## design/flow/design.v

```verilog
`timescale 1ns / 1ns
module complex_multiplier
    #(parameter integer     OPERAND_WIDTH_A = 16,  
      parameter integer     OPERAND_WIDTH_B = 16,  
      parameter integer     OPERAND_WIDTH_OUT = 32,   
      parameter integer     STAGES = 6,   
      parameter             BLOCKING = 0,
      parameter             ROUND_MODE = 0,
      parameter integer     GROWTH_BITS = 0,   
      parameter             BYTE_ALIGNED = 1,
      localparam            EFF_PORT_WIDTH_A = BYTE_ALIGNED ? ((OPERAND_WIDTH_A*2+15)/16)*16 : OPERAND_WIDTH_A * 2,
      localparam            EFF_PORT_WIDTH_B = BYTE_ALIGNED ? ((OPERAND_WIDTH_B*2+15)/16)*16 : OPERAND_WIDTH_B * 2,
      localparam            EFF_PORT_WIDTH_OUT = BYTE_ALIGNED ? ((OPERAND_WIDTH_OUT*2+15)/16)*16 : OPERAND_WIDTH_OUT * 2
    )
    (   
        input                                           aclk,
        input                                           aresetn,
		input                                           rounding_cy,
        input               [EFF_PORT_WIDTH_A - 1 : 0]    s_axis_a_tdata,
        output reg                                      s_axis_a_tready,
        input                                           s_axis_a_tvalid,
        input               [EFF_PORT_WIDTH_B - 1 : 0]    s_axis_b_tdata,
        output reg                                      s_axis_b_tready,
        input                                           s_axis_b_tvalid,
        output reg  		[EFF_PORT_WIDTH_OUT - 1 : 0]  m_axis_dout_tdata,
        output reg                                      m_axis_dout_tvalid,
        input                                           m_axis_dout_tready
        );
    localparam INPUT_WIDTH_A = OPERAND_WIDTH_A * 2;
    localparam INPUT_WIDTH_B = OPERAND_WIDTH_B * 2;
    localparam OUTPUT_WIDTH  = OPERAND_WIDTH_OUT * 2;
    localparam TRUNC_BITS = (INPUT_WIDTH_A + INPUT_WIDTH_B - OUTPUT_WIDTH)/2 + 1 + GROWTH_BITS;
    localparam OUTPUT_PADDING = EFF_PORT_WIDTH_OUT - OUTPUT_WIDTH;
    localparam CALCULATION_STAGES = 6;    
    reg        [STAGES : 0]                     tvalid;
    reg        [EFF_PORT_WIDTH_OUT-1:0]         tdata [STAGES-2:0];
    wire signed [OPERAND_WIDTH_A-1:0] a_r = s_axis_a_tdata[OPERAND_WIDTH_A - 1 : 0];
    wire signed [OPERAND_WIDTH_A-1:0] a_i = s_axis_a_tdata[EFF_PORT_WIDTH_A / 2 + OPERAND_WIDTH_A - 1 : EFF_PORT_WIDTH_A / 2];
    wire signed [OPERAND_WIDTH_B-1:0] b_r = s_axis_b_tdata[OPERAND_WIDTH_B - 1 : 0];
    wire signed [OPERAND_WIDTH_B-1:0] b_i = s_axis_b_tdata[EFF_PORT_WIDTH_B / 2 + OPERAND_WIDTH_B - 1 : EFF_PORT_WIDTH_B / 2];
    reg signed [OPERAND_WIDTH_A + OPERAND_WIDTH_B : 0] mult_r, mult_i, mult_0, common, common_r1, common_r2, p_r_int, p_i_int;
    reg signed [OPERAND_WIDTH_A - 1 : 0] a_r_d, a_i_d, a_r_dd, a_i_dd, a_r_ddd, a_i_ddd, a_r_dddd, a_i_dddd;
    reg signed [OPERAND_WIDTH_B - 1 : 0] b_r_d, b_i_d, b_r_dd, b_i_dd, b_r_ddd, b_i_ddd;
    reg                          a_valid_d, b_valid_d;
    reg signed [OPERAND_WIDTH_A : 0] a_dd_common;
    reg signed [OPERAND_WIDTH_B : 0] a_dd_r, a_dd_i;
    reg        [STAGES - 1 : 0]  rounding_cy_buf ;
    wire signed [OPERAND_WIDTH_OUT - 1 : 0] result_r;
    wire signed [OPERAND_WIDTH_OUT - 1 : 0] result_i;
    wire signed [OPERAND_WIDTH_A + OPERAND_WIDTH_B + 1 - 1 : 0] temp1, temp2;
    localparam rounding_cy_buf_index = CALCULATION_STAGES - 1;
    wire signed [OPERAND_WIDTH_A + OPERAND_WIDTH_B + 1 - 1 : 0] rounding_cy_extended = {{(OPERAND_WIDTH_A + OPERAND_WIDTH_B){1'b0}}, rounding_cy_buf[rounding_cy_buf_index]};
	if (ROUND_MODE == 0 || TRUNC_BITS == 0) begin
        assign temp1 = p_r_int >>> TRUNC_BITS;
        assign temp2 = p_i_int >>> TRUNC_BITS;
		assign result_r = temp1[OPERAND_WIDTH_OUT - 1 : 0];
		assign result_i = temp2[OPERAND_WIDTH_OUT - 1 : 0];    
	end
	else begin
        wire signed [OPERAND_WIDTH_A + OPERAND_WIDTH_B + 1 - 1 : 0] point5_correction = {{(OPERAND_WIDTH_A + OPERAND_WIDTH_B + 1 - TRUNC_BITS){1'b0}}, 1'b0, {(TRUNC_BITS-1){1'b1}}} + rounding_cy_extended;
        assign temp1 = (p_r_int + point5_correction) >>> TRUNC_BITS;
        assign temp2 = (p_i_int + point5_correction) >>> TRUNC_BITS;
		assign result_r = temp1[OPERAND_WIDTH_OUT-1:0];
		assign result_i = temp2[OPERAND_WIDTH_OUT-1:0];    
	end
    integer i;
    always @(posedge aclk) begin
        if (!aresetn) begin
            tvalid <= 0;
            a_valid_d <= 0;
            b_valid_d <= 0;
            m_axis_dout_tvalid <= 0;
        end
        else begin
            a_valid_d <= s_axis_a_tvalid;
            b_valid_d <= s_axis_b_tvalid;
            a_r_d <= a_r;
            a_i_d <= a_i;
            b_r_d <= b_r;
            b_i_d <= b_i;
            if (ROUND_MODE == 1)
                rounding_cy_buf[0] <= rounding_cy;
            else if (ROUND_MODE == 2)   
                rounding_cy_buf[0] <= ~rounding_cy_buf[0];
            if (BLOCKING == 1 && m_axis_dout_tready == 0 && m_axis_dout_tvalid == 1) begin 
                m_axis_dout_tvalid <= 0;
                m_axis_dout_tdata <= {(OUTPUT_WIDTH){1'b0}};
                s_axis_a_tready <= 0;
                s_axis_b_tready <= 0;
            end
            else begin
                s_axis_a_tready <= 1;
                s_axis_b_tready <= 1;
                a_dd_common <= a_r_d - a_i_d;
                a_r_dd <= a_r_d;
                a_i_dd <= a_i_d;
                b_r_dd <= b_r_d;
                b_i_dd <= b_i_d;
                a_r_ddd <= a_r_dd;
                a_i_ddd <= a_i_dd;
                b_r_ddd <= b_r_dd;
                b_i_ddd <= b_i_dd;
                mult_0 <= a_dd_common * b_i_dd;
                a_r_dddd <= a_r_ddd;
                a_i_dddd <= a_i_ddd;
                a_dd_r <= b_r_ddd - b_i_ddd;
                a_dd_i <= b_r_ddd + b_i_ddd;
                common <= mult_0;
                mult_r <= a_dd_r * a_r_dddd;
                mult_i <= a_dd_i * a_i_dddd;
                common_r1 <= common;
                common_r2 <= common;
                p_r_int <= mult_r + common_r1;
                p_i_int <= mult_i + common_r2;
                for (i = 1; i<STAGES; i = i + 1) begin
                    rounding_cy_buf[i] <= rounding_cy_buf[i-1];
                end
                tvalid[0] <= a_valid_d & b_valid_d;
                for (i = 1; i<(STAGES); i = i+1) begin
                    tvalid[i] <= tvalid[i-1];
                end
                m_axis_dout_tvalid <= tvalid[STAGES-2];
                if (STAGES > CALCULATION_STAGES) begin
                    tdata[0] <= {{(OUTPUT_PADDING/2){result_i[OPERAND_WIDTH_OUT - 1]}}, result_i,
                        {(OUTPUT_PADDING/2){result_r[OPERAND_WIDTH_OUT - 1]}}, result_r};
                    for (i = 1; i<(STAGES-CALCULATION_STAGES); i = i+1) begin
                        tdata[i] <= tdata[i-1];
                    end
                    m_axis_dout_tdata <= tdata[STAGES - CALCULATION_STAGES - 1];
                end
                else begin
                     m_axis_dout_tdata <= {{(OUTPUT_PADDING/2){result_i[OPERAND_WIDTH_OUT - 1]}}, result_i,
                         {(OUTPUT_PADDING/2){result_r[OPERAND_WIDTH_OUT - 1]}}, result_r};
                end
            end
        end
    end
endmodule
```

## design/flow/run.sh

```bash
#!/bin/bash
# the make line also repeats each setting of config.mk as NAME=value (left out here)
make -C /OpenROAD-flow-scripts/flow DESIGN_CONFIG=/design/flow/config.mk WORK_HOME=/design/flow/orfs CLKGATE_MAP_FILE= finish
```

## design/flow/config.mk

```make
export PLATFORM = sky130hd
export DESIGN_NAME = complex_multiplier
export DESIGN_NICKNAME = complex_multiplier
export VERILOG_FILES = /design/flow/design.v
export SDC_FILE = /design/flow/constraint.sdc
export NUM_CORES = 4
export LEC_CHECK = 0
export ABC_AREA = 1
export CAP_MARGIN = 20
export CORE_ASPECT_RATIO = 0.5
export CORE_MARGIN = 2
export CORE_UTILIZATION = 72
export CTS_CLUSTER_DIAMETER = 361
export CTS_CLUSTER_SIZE = 97
export PLACE_DENSITY = 0.39
export SLEW_MARGIN = 20
export TNS_END_PERCENT = 10
```

## design/flow/constraint.sdc

```tcl
create_clock -name core_clock -period 4.04 [get_ports {aclk}]
set_input_delay 0.8080 -clock core_clock [delete_from_list [all_inputs] [get_ports {aclk}]]
set_output_delay 0.8080 -clock core_clock [all_outputs]
set_load 0.01 [all_outputs]
```

==> results of run 1 <==
stage by stage:
stage | hold slack [ns] | utilization, % | worst slack [ns] | setup TNS [ns]
2_1_floorplan | 0.3864 | - | -1.154 | -74.00
4_1_cts | 0.4285 | 83.83 | -1.506 | -102.12
3_5_place_dp | 0.4036 | 81.49 | -1.712 | -114.99
3_3_place_gp | 0.3970 | 81.49 | -1.530 | -102.73
what timing repair did:
action	4_1_cts
setup endpoints to repair	82
pin swaps	112
cloned	3
resized	255
buffers inserted	47
==> results.sh, run 1 <==
# flow metrics
export IMPL_synth_distinct_cells=40
export IMPL_ff_type="edfxtp_1"
export IMPL_ctsHoldBuffers=0
export IMPL_fp_util_pct=73.23
export IMPL_ys_sh_mux_pct=0
export IMPL_netlist_area_leader_share_pct=29.09
export IMPL_design_core_area_mm2=0.07992
export IMPL_ys_seq_share_pct=29.37
export IMPL_logic_family="adder cells"
export IMPL_num_rows=73
export IMPL_clk_path_buf_depth=3
export IMPL_place_inst=8175
export IMPL_synth_area_mm2=0.05852
export IMPL_chipWidth_um=407.2
export IMPL_clock_sinks=575
export IMPL_adder_share_pct=36.23
export IMPL_ys_cells=6646
export IMPL_die_h_um=205.6
export IMPL_common_cells="nand2_1, inv_1, fa_1"
export IMPL_chipArea_mm2=0.08372
export IMPL_gp_congestion=0.9991
export IMPL_synth_cells=6646
export IMPL_dpl_cell_area_mm2=0.06513
export IMPL_synth_warnings=1
export IMPL_dpl_hpwl_mm=141.1
export IMPL_enable_flop_cells=567
export IMPL_ys_sh_aoi_pct=2.685
export IMPL_synthArstFlopShare_pct=0
export IMPL_ys_sh_xor_pct=1.886
export IMPL_cts_root_buf="clkbuf_16"
export IMPL_synth_simple_area_share_pct=16.95
export IMPL_cts_buffers=9
export IMPL_status="aborted with a tool error"
export IMPL_htree_levels=1
export IMPL_post_synth_top_count_cell="nand2_1"
export IMPL_ys_area_mm2=0.05852
export IMPL_top_cells_by_area="edfxtp_1, fa_1, nand2_1"
export IMPL_synth_area_per_cell_um2=8.806
export IMPL_lastStage="global routing (5_1_grt)"
export IMPL_port_buffers=132
export IMPL_synth_seq_cells=575
export IMPL_top_area_cell="edfxtp_1"
export IMPL_io_pins=137
==> run 2, diff against run 1 <==
CORE_ASPECT_RATIO = default   (was 0.5)
CORE_UTILIZATION = 40   (was 72)
CTS_CLUSTER_DIAMETER = default   (was 361)
CTS_CLUSTER_SIZE = default   (was 97)
MAX_ROUTING_LAYER = met4   (was default)
PLACE_DENSITY = default   (was 0.39)
TNS_END_PERCENT = default   (was 10)
clock period = 8.0 ns   (was 4.04 ns; I/O delays follow)
==> results.sh, run 2 <==
# implementation run metrics
export IMPL_status="complete, no violations"
export IMPL_grt_max_degree=172
export IMPL_adder_share_pct=36.23
export IMPL_drcViolationCount=0
export IMPL_enable_flop_cells=567
export IMPL_ant_nets=0
export IMPL_r2r_cells=18
export IMPL_synth_warnings=1
export IMPL_chipWidth_um=386.5
export IMPL_ys_seq_share_pct=29.37
export IMPL_antenna_found_initial=3
export IMPL_top_cells_by_area="edfxtp_1, fa_1, nand2_1"
export IMPL_drt_initial_drc_count=2774
export IMPL_synth_cells=6646
export IMPL_endpoint="mult_0[29]"
export IMPL_ff_type="edfxtp_1"
export IMPL_cp_common_cell="fa_1"
export IMPL_grt_pass1_wl_mm=234.6
export IMPL_synth_simple_area_share_pct=16.95
export IMPL_io_pins=137
export IMPL_min_to="common_r2[15]"
export IMPL_netlist_area_leader_share_pct=29.09
export IMPL_min_period_ns=6.487
export IMPL_dpl_hpwl_mm=118.9
export IMPL_logic_family="adder cells"
export IMPL_finClkSkew_ns=0.04601
export IMPL_top_layer_used="met4"
export IMPL_track_usage_pct=20.61
export IMPL_ys_area_mm2=0.05852
export IMPL_setup_tns_ns=0
export IMPL_whs_path_depth=0
export IMPL_synthArstFlopShare_pct=0
export IMPL_common_cells="nand2_1, inv_1, fa_1"
export IMPL_path_max_fanout=18
export IMPL_maxSlewViolCount=0
export IMPL_maxSlewHeadroom_pct=28.69
export IMPL_crit_start="b_i_dd[3]"
export IMPL_met2_length_mm=69.80
export IMPL_ys_sh_xor_pct=1.886
export IMPL_worstPathArrival_ns=6.85
export IMPL_holdWs_ns=0.3921
export IMPL_synth_area_per_cell_um2=8.806
export IMPL_final_nets=7935
export IMPL_port_buffers=132
export IMPL_syn2layout_area_growth_pct=9.061
export IMPL_grt_overflow_total=0
export IMPL_warnings=50
export IMPL_clk_path_buf_depth=3
export IMPL_post_drt_via_cell_ratio=4.737
export IMPL_drtPass1Iterations=6
export IMPL_final_util_pct=43.90
export IMPL_min_path_type="reg -> reg"
export IMPL_path_buffers=3
export IMPL_worstMarginPinSlew_ns=1.070
export IMPL_cts_tree="built"
export IMPL_top_area_cell="edfxtp_1"
export IMPL_clock_sinks=575
export IMPL_die_h_um=386.5
export IMPL_synth_seq_cells=575
export IMPL_ys_cells=6646
export IMPL_crit_slowest_cell="edfxtp_1"
export IMPL_ys_sh_mux_pct=0
export IMPL_htree_levels=3
export IMPL_gp_congestion=0.9307
export IMPL_rrSetupSlack_ns=1.51
export IMPL_grt_pass1_vias=43100
export IMPL_post_cts_buffers=0
export IMPL_fp_util_pct=40.25
export IMPL_fin_crit_sh_pct=81.09
export IMPL_cts_clk_slew_worst_paths_ns=0.06
export IMPL_met1_length_mm=63.99
export IMPL_wl_per_cell_um=16.75
export IMPL_wl_met3_mm=6.298
export IMPL_design_core_area_mm2=0.1454
export IMPL_crit_cells=18
export IMPL_path_class="reg -> reg"
export IMPL_synth_distinct_cells=40
export IMPL_cp_data_required_time_ns=8.36
export IMPL_vias=40930
export IMPL_cpLargestDelayFamily="adder cells"
export IMPL_start_kind="flop"
export IMPL_slowest_delay_ns=1.04
export IMPL_post_synth_top_count_cell="nand2_1"
export IMPL_hold_violations=0
export IMPL_ys_sh_aoi_pct=2.685
export IMPL_cts_root_buf="clkbuf_16"
export IMPL_chipArea_mm2=0.1494
export IMPL_cap_violations=0
export IMPL_rsz0062_at_grt="no"
export IMPL_num_rows=140
export IMPL_cts_buffers=66
export IMPL_min_from="common[15]"
export IMPL_ctsHoldBuffers=0
export IMPL_clk_latency_ns=0.66
export IMPL_rr_endpoint="mult_0[29]"
export IMPL_cts_resized_gates=0
export IMPL_fill_cells=14250
export IMPL_drt_wl_total_mm=144.7
export IMPL_path_cells="nand2_1 > inv_1 > fa_1 > fa_1 > fa_1 > fa_1 > fa_1 > inv_1 > fa_1 > inv_1 > ha_1 > nand2_1 > nor2_1 > nand2_1 > nor3_1 > nand2_1 > nand4_1 > nand2_1"
export IMPL_crit_path_end_kind="flop"
export IMPL_fmax_mhz=154.1
export IMPL_finalSetupViolCount=0
export IMPL_r2r_start="b_i_dd[3]"
export IMPL_synth_area_mm2=0.05852
## run 2: final cells by class
| cell class | instances | area, µm² | share of cell area [%] |
|---|---|---|---|
| repair buffers | 146 | 1456 | 2.282 |
| diodes | 1 | 2.502 | 0.003921 |
| well taps | 1917 | 2399 | 3.758 |
| inverters | 1810 | 6794 | 10.64 |
| multi-input cells | 4071 | 33810 | 52.97 |
| clock inverters | 40 | 437.9 | 0.6861 |
| flip-flops and latches | 575 | 17190 | 26.93 |
| clock buffers | 79 | 1743 | 2.731 |
## run 2: metrics by stage
| stage | cells | setup WS [ns] | area (µm²) |
|---|---|---|---|
| final | 8639 | 1.513 | 63830 |
| after CTS | 8638 | 1.557 | 63820 |
| after detailed placement | 8519 | 1.575 | 61640 |
| after global placement | 8519 | 1.574 | 61640 |
| after global routing | 8639 | 1.166 | 63830 |
| after floorplan | 6647 | 2.426 | 58530 |
## run 2: layer usage
layer  global-route usage, %  vias up
met5                       -        -
met4                   6.624        0
met3                   2.048      243
met2                   34.19      931
met1                   26.65    20050
li1                        -    19700
==> run 3, diff against run 2 <==
CAP_MARGIN = 25   (was 20)
CELL_PAD_IN_SITES_DETAIL_PLACEMENT = 2   (was default)
CELL_PAD_IN_SITES_GLOBAL_PLACEMENT = 2   (was default)
CORE_ASPECT_RATIO = 1.09   (was default)
CORE_MARGIN = 9   (was 2)
CTS_CLUSTER_SIZE = 97   (was default)
GPL_ROUTABILITY_DRIVEN = 0   (was default)
GPL_TIMING_DRIVEN = 0   (was default)
HOLD_SLACK_MARGIN = -0.01   (was default)
MAX_ROUTING_LAYER = default   (was met4)
MIN_ROUTING_LAYER = met2   (was default)
clock period = 4.73 ns   (was 8.0 ns; I/O delays follow)
==> results.sh, run 3 <==
# implementation run metrics
export IMPL_finalSetupViolCount=76
export IMPL_rr_endpoint="mult_i[29]"
export IMPL_ys_cells=6646
export IMPL_wl_per_cell_um=28.14
export IMPL_design_core_area_mm2=0.1454
export IMPL_cp_common_cell="inv_1"
export IMPL_ys_area_mm2=0.05852
export IMPL_drt_initial_drc_count=13610
export IMPL_synth_seq_cells=575
export IMPL_place_inst=8709
export IMPL_adder_share_pct=36.23
export IMPL_post_synth_top_count_cell="nand2_1"
export IMPL_dpl_hpwl_mm=174.1
export IMPL_maxSlewHeadroom_pct=37.86
export IMPL_grt_pass1_wl_mm=354.2
export IMPL_path_max_fanout=9
export IMPL_ant_nets=0
export IMPL_regArea_mm2=0.01719
export IMPL_cts_tree="built"
export IMPL_grt_overflow_total=0
export IMPL_synth_distinct_cells=40
export IMPL_min_from="a_r_ddd[6]"
export IMPL_logic_area_mm2=0.03903
export IMPL_check_failures="negative setup slack"
export IMPL_start_kind="flop"
export IMPL_drt_wl_total_mm=258.9
export IMPL_setup_tns_ns=-79.40
export IMPL_fin_cells=9200
export IMPL_synth_area_mm2=0.05852
export IMPL_synth_cells=6646
export IMPL_path_class="reg -> reg"
export IMPL_port_buffers=132
export IMPL_ctsHoldBuffers=0
export IMPL_drcViolationCount=0
export IMPL_clk_path_buf_depth=3
export IMPL_r2r_start="a_i_dddd[0]"
export IMPL_cts_clk_slew_worst_paths_ns=0.10
export IMPL_io_pins=137
export IMPL_worst_slack_ns=-1.421
export IMPL_fill_cells=15140
export IMPL_vias=66230
export IMPL_met1_length_um=0
export IMPL_enable_flop_cells=567
export IMPL_ys_seq_share_pct=29.37
export IMPL_rsz0062_at_grt="yes"
export IMPL_min_to="a_r_dddd[6]"
export IMPL_endpoint="mult_i[29]"
export IMPL_clock_sinks=575
export IMPL_die_h_um=417.3
export IMPL_hold_violations=0
export IMPL_slowest_delay_ns=0.96
export IMPL_final_nets=8475
export IMPL_clk_latency_ns=0.73
export IMPL_synthArstFlopShare_pct=0
export IMPL_ys_sh_aoi_pct=2.685
export IMPL_fmax_mhz=162.6
export IMPL_met2_length_mm=133.6
export IMPL_chipArea_mm2=0.1604
export IMPL_syn2layout_area_growth_pct=28.13
export IMPL_cts_buffers=69
export IMPL_path_buffers=5
export IMPL_top_area_cell="edfxtp_1"
export IMPL_fp_util_pct=40.25
export IMPL_wl_met3_mm=91.27
export IMPL_synth_simple_area_share_pct=16.95
export IMPL_crit_slowest_cell="edfxtp_1"
export IMPL_track_usage_pct=43.95
export IMPL_status="complete, but fails checks"
export IMPL_r2r_cells=18
export IMPL_cp_data_required_time_ns=5.16
export IMPL_cts_root_buf="clkbuf_16"
export IMPL_min_period_ns=6.151
export IMPL_finClkSkew_ns=0.06139
export IMPL_fin_crit_sh_pct=130.0
export IMPL_drtPass1Iterations=12
export IMPL_common_cells="nand2_1, inv_1, fa_1"
export IMPL_synth_warnings=1
export IMPL_final_area_mm2=0.07499
export IMPL_ys_sh_mux_pct=0
export IMPL_netlist_area_leader_share_pct=29.09
export IMPL_top_cells_by_area="edfxtp_1, fa_1, nand2_1"
export IMPL_cpLargestDelayFamily="adder cells"
export IMPL_warnings=59
export IMPL_min_path_type="reg -> reg"
export IMPL_dpl_cell_area_mm2=0.06447
export IMPL_synth_area_per_cell_um2=8.806
export IMPL_crit_start="a_i_dddd[0]"
export IMPL_top_layer_used="met5"
export IMPL_htree_levels=3
export IMPL_antenna_found_initial=0
export IMPL_path_cells="nand2_1 > inv_1 > ha_1 > inv_1 > fa_1 > inv_1 > fa_1 > inv_1 > fa_1 > inv_2 > ha_4 > nand2_4 > nor2_4 > nand2_2 > nor3_4 > nand2_1 > nand4_1 > nand2_4"
export IMPL_cap_violations=0
export IMPL_grt_pass1_vias=78190
export IMPL_rrSetupSlack_ns=-1.42
export IMPL_worstPathArrival_ns=6.58
export IMPL_grt_max_degree=108
export IMPL_ff_type="edfxtp_1"
export IMPL_crit_cells=18
export IMPL_worstMarginPinSlew_ns=0.9321
export IMPL_chipWidth_um=384.4
export IMPL_final_util_pct=51.57
export IMPL_whs_path_depth=0
export IMPL_logic_family="adder cells"
export IMPL_ys_sh_xor_pct=1.886
export IMPL_post_drt_via_cell_ratio=7.199
export IMPL_crit_path_end_kind="flop"
export IMPL_maxSlewViolCount=0
export IMPL_num_rows=146
-- run 3: layout make-up --
type / instances / share of cell area [%]
diodes: 10 / 0.03337
plain buffers: 165 / 2.918
clock buffers: 81 / 2.391
clock inverters: 46 / 0.6574
inverters: 1810 / 9.139
multi-input cells: 4071 / 52.05
flip-flops and latches: 575 / 22.92
well taps: 1924 / 3.210
repair buffers: 518 / 6.679
-- run 3: layer usage --
| layer | global-route usage (%) | up-vias |
|---|---|---|
| met3 | 51.74 | 2787 |
| met5 | 12.42 | - |
| met4 | 10.03 | 64 |
| met2 | 57.34 | 20250 |
| met1 | - | 22430 |
| li1 | - | 20700 |
-- run 3: timing repair --
| action | 4_1_cts | 5_1_grt |
|---|---|---|
| cloned | 4 | 0 |
| endpoints found under the hold margin | 0 | 0 |
| setup buffers | 247 | 134 |
| pin swaps | 396 | 452 |
| gates resized | 882 | 559 |
| setup endpoints to repair | 78 | 78 |
-- run 3: metrics by stage --
stage               setup slack (ns)  hold slack (ns)
finish                        -1.421           0.3830
floorplan                    -0.4596           0.3864
CTS                           -1.149           0.3973
global route                  -1.483           0.4084
detailed placement            -1.858           0.4052
global placement              -16.10           0.3948
==> run 4, diff against run 3 <==
ABC_AREA = default   (was 1)
CAP_MARGIN = 15   (was 25)
CELL_PAD_IN_SITES_DETAIL_PLACEMENT = default   (was 2)
CELL_PAD_IN_SITES_GLOBAL_PLACEMENT = default   (was 2)
CORE_ASPECT_RATIO = 0.72   (was 1.09)
CORE_MARGIN = 2   (was 9)
CORE_UTILIZATION = 72   (was 40)
CTS_CLUSTER_DIAMETER = 253   (was default)
CTS_CLUSTER_SIZE = 25   (was 97)
GPL_ROUTABILITY_DRIVEN = default   (was 0)
GPL_TIMING_DRIVEN = default   (was 0)
HOLD_SLACK_MARGIN = 0.08   (was -0.01)
MIN_ROUTING_LAYER = default   (was met2)
clock period = 6.06 ns   (was 4.73 ns; I/O delays follow)
==> results.sh, run 4 <==
# implementation run metrics
export IMPL_status="complete, but fails checks"
export IMPL_check_failures="negative setup slack"
export IMPL_fin_crit_sh_pct=102.6
export IMPL_num_rows=84
export IMPL_synth_warnings=1
export IMPL_chipArea_mm2=0.07633
export IMPL_rsz0062_at_grt="yes"
export IMPL_holdWs_ns=0.3987
export IMPL_enable_flop_cells=567
export IMPL_cp_data_required_time_ns=6.43
export IMPL_top_cells_by_area="edfxtp_1, fa_1, ha_1"
export IMPL_cts_tree="built"
export IMPL_adder_share_pct=39.74
export IMPL_post_drt_via_cell_ratio=5.662
export IMPL_synth_area_per_cell_um2=11.22
export IMPL_synth_simple_area_share_pct=10.95
export IMPL_logic_family="adder cells"
export IMPL_ys_cells=4754
export IMPL_io_pins=137
export IMPL_drcViolationCount=0
export IMPL_top_area_cell="edfxtp_1"
export IMPL_path_cells="and2_1 > fa_1 > inv_1 > fa_1 > inv_1 > fa_1 > fa_1 > fa_1 > inv_1 > fa_1 > inv_1 > ha_4 > a211oi_1 > o21ai_1 > a221o_1 > a41oi_2 > a31oi_2 > a21o_1 > a21oi_2 > xnor2_1"
export IMPL_worst_slack_ns=-0.1575
export IMPL_min_period_ns=6.217
export IMPL_dpl_hpwl_mm=100.4
export IMPL_synth_cells=4754
export IMPL_grt_pass1_vias=35960
export IMPL_ant_nets=0
export IMPL_dp_slack_ns=-0.2799
export IMPL_clock_sinks=575
export IMPL_whs_path_depth=0
export IMPL_clk_path_buf_depth=3
export IMPL_path_max_fanout=8
export IMPL_warnings=61
export IMPL_cts_root_buf="clkbuf_16"
export IMPL_chipWidth_um=324.8
export IMPL_dpl_cell_area_mm2=0.05824
export IMPL_crit_path_end_kind="flop"
export IMPL_finalSetupViolCount=11
export IMPL_endpoint="mult_i[31]"
export IMPL_rr_endpoint="mult_i[31]"
export IMPL_grtUsageMet1_pct=49.54
export IMPL_ff_type="edfxtp_1"
export IMPL_maxSlewViolCount=0
export IMPL_design_core_area_mm2=0.07315
export IMPL_drt_wl_total_mm=125.8
export IMPL_start_kind="flop"
export IMPL_cts_clk_slew_worst_paths_ns=0.11
export IMPL_worstPathArrival_ns=6.59
export IMPL_r2r_cells=20
export IMPL_path_buffers=4
export IMPL_clk_latency_ns=0.64
export IMPL_ys_sh_mux_pct=0.07504
export IMPL_fp_util_pct=72.94
export IMPL_r2r_start="a_dd_i[5]"
export IMPL_drt_initial_drc_count=3710
export IMPL_die_h_um=235.0
export IMPL_ys_area_mm2=0.05336
export IMPL_antenna_found_initial=3
export IMPL_port_buffers=132
export IMPL_post_synth_top_count_cell="inv_1"
export IMPL_min_path_type="reg -> reg"
export IMPL_wl_per_cell_um=20.24
export IMPL_synthArstFlopShare_pct=0
export IMPL_cts_buffers=26
export IMPL_min_to="common[27]"
export IMPL_hold_violations=0
export IMPL_track_usage_pct=33.40
export IMPL_path_class="reg -> reg"
export IMPL_crit_start="a_dd_i[5]"
export IMPL_htree_levels=1
export IMPL_crit_cells=20
export IMPL_vias=35200
export IMPL_synth_area_mm2=0.05336
export IMPL_cp_common_cell="fa_1"
export IMPL_fmax_mhz=160.8
export IMPL_gp_congestion=0.9409
export IMPL_final_util_pct=83.24
export IMPL_cap_violations=0
export IMPL_syn2layout_area_growth_pct=14.13
export IMPL_ys_seq_share_pct=32.21
export IMPL_synth_seq_cells=575
export IMPL_gr_usage_met3_pct=8.991
export IMPL_grt_max_degree=142
export IMPL_ys_sh_aoi_pct=5.912
export IMPL_grt_overflow_total=0
export IMPL_worstMarginPinSlew_ns=1.034
export IMPL_final_area_mm2=0.06089
export IMPL_grtUsageMet2_pct=50.14
export IMPL_crit_slowest_cell="edfxtp_1"
export IMPL_top_usage_layer="met2"
export IMPL_cpLargestDelayFamily="adder cells"
export IMPL_synth_distinct_cells=71
export IMPL_drtPass1Iterations=6
export IMPL_netlist_area_leader_share_pct=31.91
export IMPL_final_nets=6481
export IMPL_min_from="mult_0[27]"
export IMPL_grt_pass1_wl_mm=197.0
export IMPL_maxSlewHeadroom_pct=29.30
export IMPL_rrSetupSlack_ns=-0.16
export IMPL_ys_sh_xor_pct=3.217
export IMPL_slowest_delay_ns=0.59
export IMPL_common_cells="inv_1, fa_1, edfxtp_1"
export IMPL_finClkSkew_ns=0.04215
==> run 4: layout make-up <==
class	count	area (µm²)
Antenna cell	1	2.502
Clock buffer	38	695.7
Clock inverter	1	16.27
Fill cell	4152	12260
Inverter	988	3711
Multi-Input combinational cell	3061	33010
Sequential cell	575	17190
Tap cell	989	1237
Timing Repair Buffer	564	5037
==> run 4: routing by layer <==
layer,vias up,share of wire [%]
li1,15850,-
met1,17470,43
met2,1668,44
met3,212,11
met4,2,2.9
met5,-,0.010
==> run 4: stage by stage <==
| stage | cells | TNS (ns) |
|---|---|---|
| 3_5_place_dp | 6080 | -2.319 |
| 4_1_cts | 6172 | -0.4151 |
| 2_1_floorplan | 4755 | -0.02941 |
| 3_3_place_gp | 6080 | -1.011 |
| 6_report | 6217 | -0.7674 |
| 5_1_grt | 6216 | -4.413 |
==> run 4: timing repair <==
action | 4_1_cts | 5_1_grt
hold buffers | 0 | 0
gates cloned | 0 | 1
gates resized | 85 | 242
buffers inserted | 55 | 47
pin swaps | 74 | 155
setup endpoints to repair | 24 | 37
==> run 5, diff against run 4 <==
ABC_AREA = 1   (was default)
CAP_MARGIN = 20   (was 15)
CORE_ASPECT_RATIO = 0.5   (was 0.72)
CTS_CLUSTER_DIAMETER = 246   (was 253)
CTS_CLUSTER_SIZE = 100   (was 25)
HOLD_SLACK_MARGIN = default   (was 0.08)
PLACE_DENSITY = 0.37   (was default)
SETUP_SLACK_MARGIN = -0.47   (was default)
TNS_END_PERCENT = 100   (was default)
clock period = 4.7 ns   (was 6.06 ns; I/O delays follow)
==> results.sh, run 5 <==
# flow metrics
export IMPL_clock_sinks=575
export IMPL_synth_cells=6646
export IMPL_common_cells="nand2_1, inv_1, fa_1"
export IMPL_synth_warnings=1
export IMPL_die_h_um=205.6
export IMPL_ff_type="edfxtp_1"
export IMPL_grt_overflow_total=246
export IMPL_gp_congestion=0.9842
export IMPL_logic_family="adder cells"
export IMPL_chipArea_mm2=0.08372
export IMPL_cts_root_buf="clkbuf_16"
export IMPL_ys_seq_share_pct=29.37
export IMPL_io_pins=137
export IMPL_chipWidth_um=407.2
export IMPL_synth_seq_cells=575
export IMPL_top_area_cell="edfxtp_1"
export IMPL_synth_area_mm2=0.05852
export IMPL_error_line="[ERROR GRT-0232] Routing congestion too high. Check the congestion heatmap in the GUI."
export IMPL_htree_levels=1
export IMPL_dpl_hpwl_mm=139.1
export IMPL_enable_flop_cells=567
export IMPL_adder_share_pct=36.23
export IMPL_clk_path_buf_depth=3
export IMPL_netlist_area_leader_share_pct=29.09
export IMPL_top_cells_by_area="edfxtp_1, fa_1, nand2_1"
export IMPL_ys_sh_aoi_pct=2.685
export IMPL_track_usage_pct=73.55
export IMPL_ys_cells=6646
export IMPL_fp_util_pct=73.23
export IMPL_post_synth_top_count_cell="nand2_1"
export IMPL_lastStage="global routing (5_1_grt)"
export IMPL_ys_sh_mux_pct=0
export IMPL_num_rows=73
export IMPL_design_core_area_mm2=0.07992
export IMPL_ys_area_mm2=0.05852
export IMPL_ys_sh_xor_pct=1.886
export IMPL_synthArstFlopShare_pct=0
export IMPL_status="aborted with a tool error"
export IMPL_synth_area_per_cell_um2=8.806
export IMPL_synth_simple_area_share_pct=16.95
export IMPL_synth_distinct_cells=40
export IMPL_cts_buffers=9
export IMPL_port_buffers=132
## run 5: what timing repair did
item,in CTS
gates resized,557
endpoints found under the setup margin,70
gates cloned,2
hold buffers,0
pin swaps,299
hold endpoints to repair,0
setup buffers,129
## run 5: routing by layer
| layer | GRT overflow | track usage [%] |
|---|---|---|
| met2 | 135 | 88.95 |
| met5 | 2 | 39.77 |
| met3 | 5 | 60.95 |
| met4 | 93 | 64.88 |
| met1 | 11 | 75.45 |
## run 5: per-stage QoR
| step | cell area, µm² | setup slack (ns) | std cells |
|---|---|---|---|
| 4_1_cts | 67930 | -0.8716 | 8209 |
| 2_1_floorplan | 58960 | -0.4931 | 6647 |
| 3_3_place_gp | 64820 | -0.8835 | 8130 |
| 3_5_place_dp | 64820 | -1.135 | 8130 |
==> run 6, diff against run 5 <==
ABC_AREA = default   (was 1)
CORE_ASPECT_RATIO = default   (was 0.5)
CORE_UTILIZATION = 40   (was 72)
CTS_CLUSTER_DIAMETER = default   (was 246)
CTS_CLUSTER_SIZE = default   (was 100)
PLACE_DENSITY = default   (was 0.37)
SETUP_SLACK_MARGIN = 0.31   (was -0.47)
TNS_END_PERCENT = default   (was 100)
clock period = 7.26 ns   (was 4.7 ns; I/O delays follow)
==> results.sh, run 6 <==
# implementation run metrics
export IMPL_status="complete, no violations"
export IMPL_synth_seq_cells=575
export IMPL_ys_cells=4754
export IMPL_endpoint="mult_r[30]"
export IMPL_fill_cells=12320
export IMPL_wl_per_cell_um=17.99
export IMPL_vias=33060
export IMPL_maxSlewViolCount=0
export IMPL_chipWidth_um=369.2
export IMPL_path_class="reg -> reg"
export IMPL_grt_pass1_vias=35110
export IMPL_maxSlewHeadroom_pct=37.72
export IMPL_enable_flop_cells=567
export IMPL_io_pins=137
export IMPL_path_cells="nand2_1 > fa_1 > fa_1 > fa_1 > fa_1 > inv_1 > fa_1 > fa_1 > ha_1 > nand2_1 > nand2_1 > o31ai_1 > a311o_1 > nand3_1 > a21oi_1 > o21ai_0 > xor2_1"
export IMPL_cp_data_required_time_ns=7.66
export IMPL_synth_distinct_cells=71
export IMPL_logic_family="adder cells"
export IMPL_die_h_um=369.2
export IMPL_post_synth_top_count_cell="inv_1"
export IMPL_cap_violations=0
export IMPL_crit_start="a_dd_r[10]"
export IMPL_design_core_area_mm2=0.1330
export IMPL_setup_tns_ns=0
export IMPL_top_cells_by_area="edfxtp_1, fa_1, ha_1"
export IMPL_min_to="m_axis_dout_tdata[22]"
export IMPL_syn2layout_area_growth_pct=12.75
export IMPL_grt_max_degree=124
export IMPL_cts_clk_slew_worst_paths_ns=0.06
export IMPL_num_rows=134
export IMPL_clock_sinks=575
export IMPL_ys_sh_aoi_pct=5.912
export IMPL_crit_slowest_cell="edfxtp_1"
export IMPL_hold_violations=0
export IMPL_track_usage_pct=18.72
export IMPL_slowest_delay_ns=0.76
export IMPL_crit_path_end_kind="flop"
export IMPL_rsz0062_at_grt="no"
export IMPL_port_buffers=132
export IMPL_synth_area_mm2=0.05336
export IMPL_fp_util_pct=40.13
export IMPL_cts_tree="built"
export IMPL_antenna_found_initial=7
export IMPL_drcViolationCount=0
export IMPL_adder_share_pct=39.74
export IMPL_ant_nets=0
export IMPL_finalSetupViolCount=0
export IMPL_warnings=50
export IMPL_fmax_mhz=150.2
export IMPL_worst_slack_ns=0.6013
export IMPL_htree_levels=3
export IMPL_grt_pass1_wl_mm=196.6
export IMPL_top_area_cell="edfxtp_1"
export IMPL_clk_latency_ns=0.67
export IMPL_cpLargestDelayFamily="adder cells"
export IMPL_r2r_cells=17
export IMPL_post_drt_via_cell_ratio=4.862
export IMPL_common_cells="inv_1, fa_1, edfxtp_1"
export IMPL_rrSetupSlack_ns=0.60
export IMPL_drt_wl_total_mm=122.3
export IMPL_synth_warnings=1
export IMPL_regArea_mm2=0.01719
export IMPL_synth_area_per_cell_um2=11.22
export IMPL_rr_endpoint="mult_r[30]"
export IMPL_synth_simple_area_share_pct=10.95
export IMPL_dpl_hpwl_mm=97.68
export IMPL_diodes=0
export IMPL_gp_congestion=0.8697
export IMPL_ys_area_mm2=0.05336
export IMPL_worstPathArrival_ns=7.06
export IMPL_path_buffers=1
export IMPL_final_nets=6247
export IMPL_cts_root_buf="clkbuf_16"
export IMPL_logic_area_mm2=0.03198
export IMPL_crit_cells=17
export IMPL_finClkSkew_ns=0.02996
export IMPL_fin_crit_sh_pct=91.72
export IMPL_worstMarginPinSlew_ns=0.9341
export IMPL_clk_path_buf_depth=3
export IMPL_synthArstFlopShare_pct=0
export IMPL_ff_type="edfxtp_1"
export IMPL_start_kind="flop"
export IMPL_ys_sh_xor_pct=3.217
export IMPL_grt_overflow_total=0
export IMPL_min_period_ns=6.659
export IMPL_netlist_area_leader_share_pct=31.91
export IMPL_min_from="p_r_int[23]"
export IMPL_r2r_start="a_dd_r[10]"
export IMPL_drt_initial_drc_count=2054
export IMPL_synth_cells=4754
export IMPL_dp_slack_ns=0.3923
export IMPL_chipArea_mm2=0.1363
export IMPL_ys_sh_mux_pct=0.07504
export IMPL_cts_buffers=67
export IMPL_min_path_type="reg -> reg"
export IMPL_ys_seq_share_pct=32.21
export IMPL_drtPass1Iterations=5
export IMPL_whs_path_depth=0
export IMPL_cp_common_cell="fa_1"
export IMPL_path_max_fanout=14
-- run 6: area by class of cell --
cell class	instances	share of cell area (%)
Clock inverter	40	0.9817
Multi-Input combinational cell	3061	53.16
Sequential cell	575	28.57
Timing Repair Buffer	289	4.580
Inverter	988	6.164
Clock buffer	78	2.872
Tap cell	1768	3.677
-- run 6: metrics by stage --
stage                     hold slack, ns  utilization [%]  instance area (µm²)  instances
after floorplan                   0.4003                -                53360       4755
after global placement            0.4007            42.81                56920       6589
after detailed placement          0.4045            42.81                56920       6589
after CTS                         0.4026            44.56                59240       6707
after global routing              0.4157            45.25                60160       6799
final                             0.4055            45.25                60160       6799
-- run 6: layer usage --
metal / part of all wire [%] / GRT usage (%) / vias to the layer above
li1: - / - / 15410
met1: 45 / 25.45 / 16790
met2: 48 / 31.26 / 716
met3: 4.3 / 2.466 / 137
met4: 2.8 / 5.612 / 0
met5: 0 / 0 / -
-- run 6: repair_timing --
action                     4_1_cts  5_1_grt
hold buffers                     0        0
setup endpoints to repair        0       11
setup buffers                    0       92
gates resized                    0        3
==> run 7, diff against run 6 <==
ABC_AREA = 1   (was default)
CAP_MARGIN = 5   (was 20)
CELL_PAD_IN_SITES_DETAIL_PLACEMENT = 0   (was default)
CELL_PAD_IN_SITES_GLOBAL_PLACEMENT = 1   (was default)
CORE_ASPECT_RATIO = 0.67   (was default)
CTS_CLUSTER_DIAMETER = 113   (was default)
GPL_ROUTABILITY_DRIVEN = 0   (was default)
MAX_ROUTING_LAYER = met5   (was default)
MIN_ROUTING_LAYER = met2   (was default)
SETUP_SLACK_MARGIN = -0.34   (was 0.31)
SLEW_MARGIN = 40   (was 20)
clock period = 8.21 ns   (was 7.26 ns; I/O delays follow)
==> results.sh, run 7 <==
# implementation run metrics
export IMPL_cpLargestDelayFamily="adder cells"
export IMPL_finalSetupViolCount=0
export IMPL_grtUsageMet1_pct=0
export IMPL_netlist_area_leader_share_pct=29.09
export IMPL_worstPathArrival_ns=7.01
export IMPL_synth_distinct_cells=40
export IMPL_synth_area_per_cell_um2=8.806
export IMPL_crit_start="a_dd_common[16]"
export IMPL_design_core_area_mm2=0.1448
export IMPL_rr_endpoint="mult_0[25]"
export IMPL_ys_area_mm2=0.05852
export IMPL_drtPass1Iterations=10
export IMPL_slowest_delay_ns=0.99
export IMPL_dpl_hpwl_mm=134.1
export IMPL_min_to="a_i_dddd[6]"
export IMPL_crit_slowest_cell="fa_1"
export IMPL_cap_violations=0
export IMPL_path_buffers=4
export IMPL_start_kind="flop"
export IMPL_worstMarginPinSlew_ns=0.8717
export IMPL_ys_cells=6646
export IMPL_logic_family="adder cells"
export IMPL_fmax_mhz=151.6
export IMPL_min_from="a_i_ddd[6]"
export IMPL_chipArea_mm2=0.1494
export IMPL_fin_cells=8726
export IMPL_adder_share_pct=36.23
export IMPL_cts_resized_gates=0
export IMPL_fp_util_pct=40.42
export IMPL_min_path_type="reg -> reg"
export IMPL_maxSlewViolCount=0
export IMPL_synth_cells=6646
export IMPL_cts_buffers=59
export IMPL_post_cts_buffers=0
export IMPL_cts_root_buf="clkbuf_16"
export IMPL_grt_max_degree=136
export IMPL_grt_pass1_wl_mm=257.8
export IMPL_antenna_found_initial=2
export IMPL_path_cells="nand2_1 > inv_1 > fa_1 > fa_1 > fa_1 > fa_1 > fa_1 > inv_1 > fa_1 > inv_1 > ha_1 > nand2_1 > nor2_1 > inv_1 > nor2_1 > nand4_1 > nand4_1 > nand2_1"
export IMPL_maxSlewHeadroom_pct=41.89
export IMPL_path_max_fanout=16
export IMPL_dpl_cell_area_mm2=0.06212
export IMPL_grtUsageMet2_pct=36.33
export IMPL_ys_sh_aoi_pct=2.685
export IMPL_wl_per_cell_um=18.92
export IMPL_synthArstFlopShare_pct=0
export IMPL_post_synth_top_count_cell="nand2_1"
export IMPL_syn2layout_area_growth_pct=10.53
export IMPL_rsz0062_at_grt="no"
export IMPL_port_buffers=132
export IMPL_r2r_cells=18
export IMPL_clk_path_buf_depth=3
export IMPL_whs_path_depth=0
export IMPL_drcViolationCount=0
export IMPL_clk_latency_ns=0.74
export IMPL_synth_simple_area_share_pct=16.95
export IMPL_vias=56640
export IMPL_r2r_start="a_dd_common[16]"
export IMPL_endpoint="mult_0[25]"
export IMPL_crit_cells=18
export IMPL_cp_data_required_time_ns=8.62
export IMPL_status="complete, no violations"
export IMPL_htree_levels=2
export IMPL_fin_crit_sh_pct=80.35
export IMPL_ctsHoldBuffers=0
export IMPL_place_inst=8553
export IMPL_hold_violations=0
export IMPL_warnings=53
export IMPL_top_area_cell="edfxtp_1"
export IMPL_cts_clk_slew_worst_paths_ns=0.07
export IMPL_synth_warnings=1
export IMPL_num_rows=114
export IMPL_post_drt_via_cell_ratio=6.491
export IMPL_track_usage_pct=33.91
export IMPL_clock_sinks=575
export IMPL_die_h_um=317.1
export IMPL_ys_seq_share_pct=29.37
export IMPL_io_pins=137
export IMPL_holdWs_ns=0.3765
export IMPL_setup_tns_ns=0
export IMPL_finClkSkew_ns=0.1049
export IMPL_ys_sh_xor_pct=1.886
export IMPL_final_nets=7999
export IMPL_ff_type="edfxtp_1"
export IMPL_synth_area_mm2=0.05852
export IMPL_enable_flop_cells=567
export IMPL_cts_tree="built"
export IMPL_drt_initial_drc_count=6901
export IMPL_top_cells_by_area="edfxtp_1, fa_1, nand2_1"
export IMPL_top_usage_layer="met3"
export IMPL_rrSetupSlack_ns=1.61
export IMPL_grt_overflow_total=0
export IMPL_cp_common_cell="fa_1"
export IMPL_chipWidth_um=471.3
export IMPL_ys_sh_mux_pct=0
export IMPL_synth_seq_cells=575
export IMPL_crit_path_end_kind="flop"
export IMPL_min_period_ns=6.597
export IMPL_ant_nets=0
export IMPL_path_class="reg -> reg"
export IMPL_gr_usage_met3_pct=51.53
export IMPL_common_cells="nand2_1, inv_1, fa_1"
export IMPL_final_area_mm2=0.06469
export IMPL_grt_pass1_vias=66590
export IMPL_drt_wl_total_mm=165.1
==> run 7: metal layers <==
metal / share of wire, % / wire (µm) / up-vias
li1: - / - / 19750
met4: 4.7 / 7688 / 50
met5: 1.1 / 1861 / -
met2: 47 / 78000 / 14440
met1: 0 / 0 / 21470
met3: 47 / 77510 / 938
==> run 7: final cells by class <==
type	count	area, µm²
clock inverter	43	568.0
multi-input combinational	4071	33810
antenna	27	67.56
tap	1914	2395
fill	14260	80090
clock buffer	69	1514
timing repair buffer	217	2347
sequential	575	17190
inverter	1810	6794
==> run 7: metrics by stage <==
| step | utilization, % | setup slack (ns) |
|---|---|---|
| after floorplan | - | 2.636 |
| after global placement | 42.58 | 1.751 |
| after detailed placement | 42.90 | 1.720 |
| after CTS | 44.34 | 1.646 |
| after global routing | 44.65 | 1.245 |
| final | 44.68 | 1.613 |
==> run 8, diff against run 7 <==
ABC_AREA = default   (was 1)
CAP_MARGIN = 20   (was 5)
CELL_PAD_IN_SITES_DETAIL_PLACEMENT = default   (was 0)
CELL_PAD_IN_SITES_GLOBAL_PLACEMENT = default   (was 1)
CORE_ASPECT_RATIO = 0.7   (was 0.67)
CORE_UTILIZATION = 70   (was 40)
CTS_CLUSTER_DIAMETER = 253   (was 113)
CTS_CLUSTER_SIZE = 25   (was default)
GPL_ROUTABILITY_DRIVEN = default   (was 0)
MAX_ROUTING_LAYER = default   (was met5)
MIN_ROUTING_LAYER = default   (was met2)
SETUP_SLACK_MARGIN = default   (was -0.34)
SLEW_MARGIN = 20   (was 40)
clock period = 6.5 ns   (was 8.21 ns; I/O delays follow)
==> results.sh, run 8 <==
# implementation run metrics
export IMPL_status="complete, no violations"
export IMPL_cap_violations=0
export IMPL_cts_clk_slew_worst_paths_ns=0.11
export IMPL_cts_root_buf="clkbuf_16"
export IMPL_worstPathArrival_ns=6.71
export IMPL_die_h_um=235.0
export IMPL_dp_slack_ns=0.008867
export IMPL_dpl_cell_area_mm2=0.05699
export IMPL_port_buffers=132
export IMPL_ys_sh_mux_pct=0.07504
export IMPL_chipArea_mm2=0.07848
export IMPL_htree_levels=1
export IMPL_ys_cells=4754
export IMPL_hold_violations=0
export IMPL_maxSlewViolCount=0
export IMPL_fp_util_pct=70.90
export IMPL_finalSetupViolCount=0
export IMPL_syn2layout_area_growth_pct=9.462
export IMPL_synth_warnings=1
export IMPL_crit_slowest_cell="fa_1"
export IMPL_path_buffers=5
export IMPL_rr_endpoint="mult_r[30]"
export IMPL_clk_latency_ns=0.63
export IMPL_final_util_pct=77.61
export IMPL_finClkSkew_ns=0.03692
export IMPL_top_cells_by_area="edfxtp_1, fa_1, ha_1"
export IMPL_synthArstFlopShare_pct=0
export IMPL_vias=33620
export IMPL_slowest_delay_ns=0.57
export IMPL_common_cells="inv_1, fa_1, edfxtp_1"
export IMPL_final_nets=6289
export IMPL_ys_sh_aoi_pct=5.912
export IMPL_r2r_cells=21
export IMPL_netlist_area_leader_share_pct=31.91
export IMPL_cts_tree="built"
export IMPL_drt_wl_total_mm=118.8
export IMPL_fill_cells=4906
export IMPL_grt_overflow_total=0
export IMPL_ys_area_mm2=0.05336
export IMPL_grt_pass1_vias=33860
export IMPL_whs_path_depth=0
export IMPL_fmax_mhz=157.2
export IMPL_ff_type="edfxtp_1"
export IMPL_r2r_start="a_r_dddd[4]"
export IMPL_endpoint="mult_r[30]"
export IMPL_path_cells="buf_6 > buf_4 > buf_4 > and2_1 > fa_1 > inv_1 > fa_1 > fa_1 > fa_1 > inv_1 > fa_1 > fa_1 > ha_1 > o21ai_0 > a21oi_1 > o31ai_2 > a311o_1 > nand3_1 > a21oi_1 > o21ai_0 > xor2_1"
export IMPL_synth_cells=4754
export IMPL_grt_pass1_wl_mm=187.5
export IMPL_grt_max_degree=151
export IMPL_synth_area_per_cell_um2=11.22
export IMPL_cpLargestDelayFamily="adder cells"
export IMPL_top_area_cell="edfxtp_1"
export IMPL_start_kind="flop"
export IMPL_synth_area_mm2=0.05336
export IMPL_dpl_hpwl_mm=97.37
export IMPL_rrSetupSlack_ns=0.14
export IMPL_min_period_ns=6.363
export IMPL_min_from="b_r_d[1]"
export IMPL_wl_per_cell_um=19.71
export IMPL_place_inst=5924
export IMPL_ant_nets=0
export IMPL_crit_start="a_r_dddd[4]"
export IMPL_fin_crit_sh_pct=97.88
export IMPL_logic_area_mm2=0.03214
export IMPL_cts_buffers=26
export IMPL_io_pins=137
export IMPL_clk_path_buf_depth=3
export IMPL_gp_congestion=0.9480
export IMPL_min_to="b_r_dd[1]"
export IMPL_path_max_fanout=7
export IMPL_crit_cells=21
export IMPL_regArea_mm2=0.01719
export IMPL_drt_initial_drc_count=2859
export IMPL_worst_slack_ns=0.1375
export IMPL_cp_data_required_time_ns=6.84
export IMPL_drtPass1Iterations=5
export IMPL_clock_sinks=575
export IMPL_post_drt_via_cell_ratio=5.580
export IMPL_maxSlewHeadroom_pct=45.28
export IMPL_adder_share_pct=39.74
export IMPL_logic_family="adder cells"
export IMPL_ys_sh_xor_pct=3.217
export IMPL_warnings=56
export IMPL_num_rows=84
export IMPL_worstMarginPinSlew_ns=0.8001
export IMPL_synth_seq_cells=575
export IMPL_min_path_type="reg -> reg"
export IMPL_design_core_area_mm2=0.07525
export IMPL_synth_simple_area_share_pct=10.95
export IMPL_enable_flop_cells=567
export IMPL_crit_path_end_kind="flop"
export IMPL_chipWidth_um=334.0
export IMPL_post_synth_top_count_cell="inv_1"
export IMPL_synth_distinct_cells=71
export IMPL_cp_common_cell="fa_1"
export IMPL_drcViolationCount=0
export IMPL_fin_cells=6025
export IMPL_track_usage_pct=31.06
export IMPL_ys_seq_share_pct=32.21
export IMPL_path_class="reg -> reg"
export IMPL_final_area_mm2=0.05840
export IMPL_antenna_found_initial=8
## run 8: stage by stage
step / TNS, ns / hold WS [ns]
final: 0 / 0.4108
after global routing: -0.1360 / 0.4325
after CTS: 0 / 0.4073
after detailed placement: 0 / 0.4045
after global placement: 0 / 0.4002
after floorplan: 0 / 0.4003
## run 8: area by class of cell
type / count / area share [%]
Antenna cell: 2 / 0.008569
Clock buffer: 38 / 1.228
Tap cell: 989 / 2.119
Timing Repair Buffer: 372 / 5.842
Multi-Input combinational cell: 3061 / 55.03
Sequential cell: 575 / 29.43
Inverter: 988 / 6.350
## run 8: per-layer routing
layer / wire length (µm) / global-route usage [%] / vias up / part of all wire [%]
met5: 20 / 0 / - / 0.017
met4: 2769 / 6.429 / 4 / 2.3
met3: 14540 / 10.32 / 148 / 12
met2: 49330 / 44.12 / 1470 / 42
met1: 52090 / 47.24 / 16530 / 44
li1: - / - / 15470 / -
## run 8: what timing repair did
| item | 4_1_cts | 5_1_grt |
|---|---|---|
| gates resized | 0 | 39 |
| setup buffers | 0 | 61 |
| endpoints found under the setup margin | 0 | 19 |
| hold buffers | 0 | 0 |
==> run 9, diff against run 8 <==
ABC_AREA = 0   (was default)
CELL_PAD_IN_SITES_DETAIL_PLACEMENT = 2   (was default)
CELL_PAD_IN_SITES_GLOBAL_PLACEMENT = 2   (was default)
CORE_ASPECT_RATIO = default   (was 0.7)
CORE_UTILIZATION = 40   (was 70)
CTS_CLUSTER_DIAMETER = 113   (was 253)
CTS_CLUSTER_SIZE = default   (was 25)
GPL_ROUTABILITY_DRIVEN = 0   (was default)
MAX_ROUTING_LAYER = met5   (was default)
MIN_ROUTING_LAYER = met2   (was default)
clock period = 7.77 ns   (was 6.5 ns; I/O delays follow)
==> results.sh, run 9 <==
# implementation run metrics
export IMPL_synth_simple_area_share_pct=10.95
export IMPL_crit_cells=20
export IMPL_post_synth_top_count_cell="inv_1"
export IMPL_r2r_cells=20
export IMPL_hold_violations=0
export IMPL_cts_tree="built"
export IMPL_cap_violations=0
export IMPL_path_cells="nand2_1 > fa_1 > inv_1 > fa_1 > inv_1 > fa_1 > inv_1 > fa_1 > fa_1 > inv_1 > fa_1 > inv_1 > ha_1 > nand3_1 > a21oi_1 > o31ai_1 > a31oi_1 > nor2_1 > o21ai_0 > xor2_1"
export IMPL_setup_tns_ns=0
export IMPL_warnings=56
export IMPL_port_buffers=132
export IMPL_final_util_pct=44.55
export IMPL_num_rows=134
export IMPL_grt_pass1_vias=57750
export IMPL_synth_area_per_cell_um2=11.22
export IMPL_clk_latency_ns=0.72
export IMPL_cts_buffers=70
export IMPL_cts_resized_gates=0
export IMPL_slowest_delay_ns=1.01
export IMPL_design_core_area_mm2=0.1330
export IMPL_drt_initial_drc_count=4673
export IMPL_crit_start="a_dd_r[7]"
export IMPL_antenna_found_initial=2
export IMPL_ys_area_mm2=0.05336
export IMPL_top_area_cell="edfxtp_1"
export IMPL_ys_sh_aoi_pct=5.912
export IMPL_drcViolationCount=0
export IMPL_final_nets=6151
export IMPL_drt_wl_total_mm=155.5
export IMPL_die_h_um=369.2
export IMPL_synth_area_mm2=0.05336
export IMPL_gr_usage_met3_pct=47.81
export IMPL_endpoint="mult_r[22]"
export IMPL_dpl_hpwl_mm=123.9
export IMPL_fin_crit_sh_pct=93.19
export IMPL_clock_sinks=575
export IMPL_ys_cells=4754
export IMPL_cpLargestDelayFamily="adder cells"
export IMPL_synth_distinct_cells=71
export IMPL_min_path_type="reg -> reg"
export IMPL_maxSlewViolCount=0
export IMPL_maxSlewHeadroom_pct=22.26
export IMPL_top_usage_layer="met3"
export IMPL_synthArstFlopShare_pct=0
export IMPL_crit_path_end_kind="flop"
export IMPL_htree_levels=3
export IMPL_path_max_fanout=16
export IMPL_r2r_start="a_dd_r[7]"
export IMPL_adder_share_pct=39.74
export IMPL_ctsHoldBuffers=0
export IMPL_wl_per_cell_um=23.13
export IMPL_min_period_ns=7.241
export IMPL_status="complete, no violations"
export IMPL_vias=45470
export IMPL_ys_sh_mux_pct=0.07504
export IMPL_chipArea_mm2=0.1363
export IMPL_synth_warnings=1
export IMPL_fp_util_pct=40.13
export IMPL_path_buffers=5
export IMPL_cts_root_buf="clkbuf_16"
export IMPL_clk_path_buf_depth=3
export IMPL_whs_path_depth=0
export IMPL_finClkSkew_ns=0.08178
export IMPL_grt_max_degree=150
export IMPL_synth_cells=4754
export IMPL_start_kind="flop"
export IMPL_netlist_area_leader_share_pct=31.91
export IMPL_syn2layout_area_growth_pct=11.01
export IMPL_rr_endpoint="mult_r[22]"
export IMPL_track_usage_pct=34.62
export IMPL_path_class="reg -> reg"
export IMPL_min_from="p_i_int[22]"
export IMPL_enable_flop_cells=567
export IMPL_worstMarginPinSlew_ns=1.158
export IMPL_grt_pass1_wl_mm=239.0
export IMPL_fmax_mhz=138.1
export IMPL_ys_sh_xor_pct=3.217
export IMPL_fill_cells=13520
export IMPL_grtUsageMet1_pct=0
export IMPL_finalSetupViolCount=0
export IMPL_cts_clk_slew_worst_paths_ns=0.06
export IMPL_drtPass1Iterations=6
export IMPL_chipWidth_um=369.2
export IMPL_post_drt_via_cell_ratio=6.763
export IMPL_crit_slowest_cell="edfxtp_1"
export IMPL_cp_data_required_time_ns=8.10
export IMPL_logic_family="adder cells"
export IMPL_rsz0062_at_grt="no"
export IMPL_grt_overflow_total=0
export IMPL_grtUsageMet2_pct=40.92
export IMPL_io_pins=137
export IMPL_worstPathArrival_ns=7.57
export IMPL_min_to="m_axis_dout_tdata[53]"
export IMPL_ys_seq_share_pct=32.21
export IMPL_ff_type="edfxtp_1"
export IMPL_synth_seq_cells=575
export IMPL_post_cts_buffers=0
export IMPL_ant_nets=0
export IMPL_common_cells="inv_1, fa_1, edfxtp_1"
export IMPL_top_cells_by_area="edfxtp_1, fa_1, ha_1"
export IMPL_cp_common_cell="fa_1"
export IMPL_holdWs_ns=0.3869
export IMPL_rrSetupSlack_ns=0.53
run 9: layout make-up:
| cell class | count | area (µm²) | area share [%] |
|---|---|---|---|
| clock buffer | 83 | 1800 | 3.040 |
| clock inverter | 42 | 503.0 | 0.8492 |
| sequential | 575 | 17190 | 29.02 |
| timing repair buffer | 190 | 1812 | 3.059 |
| multi-input combinational | 3061 | 31970 | 53.97 |
| tap | 1768 | 2212 | 3.735 |
| antenna | 16 | 40.04 | 0.06760 |
| inverter | 988 | 3709 | 6.261 |
run 9: metrics by stage:
stage	instances	setup WS [ns]	instance area, µm²
finish	6723	0.5294	59230
global route	6709	0.07018	59190
CTS	6707	0.5404	59190
detailed placement	6582	0.5606	56880
global placement	6582	0.7243	56880
floorplan	4755	1.464	53360
run 9: routing by layer:
| metal | share of wire [%] | vias up |
|---|---|---|
| met3 | 43 | 578 |
| met4 | 4.1 | 38 |
| li1 | - | 15160 |
| met5 | 0.79 | - |
| met2 | 52 | 12830 |
| met1 | 0 | 16860 |
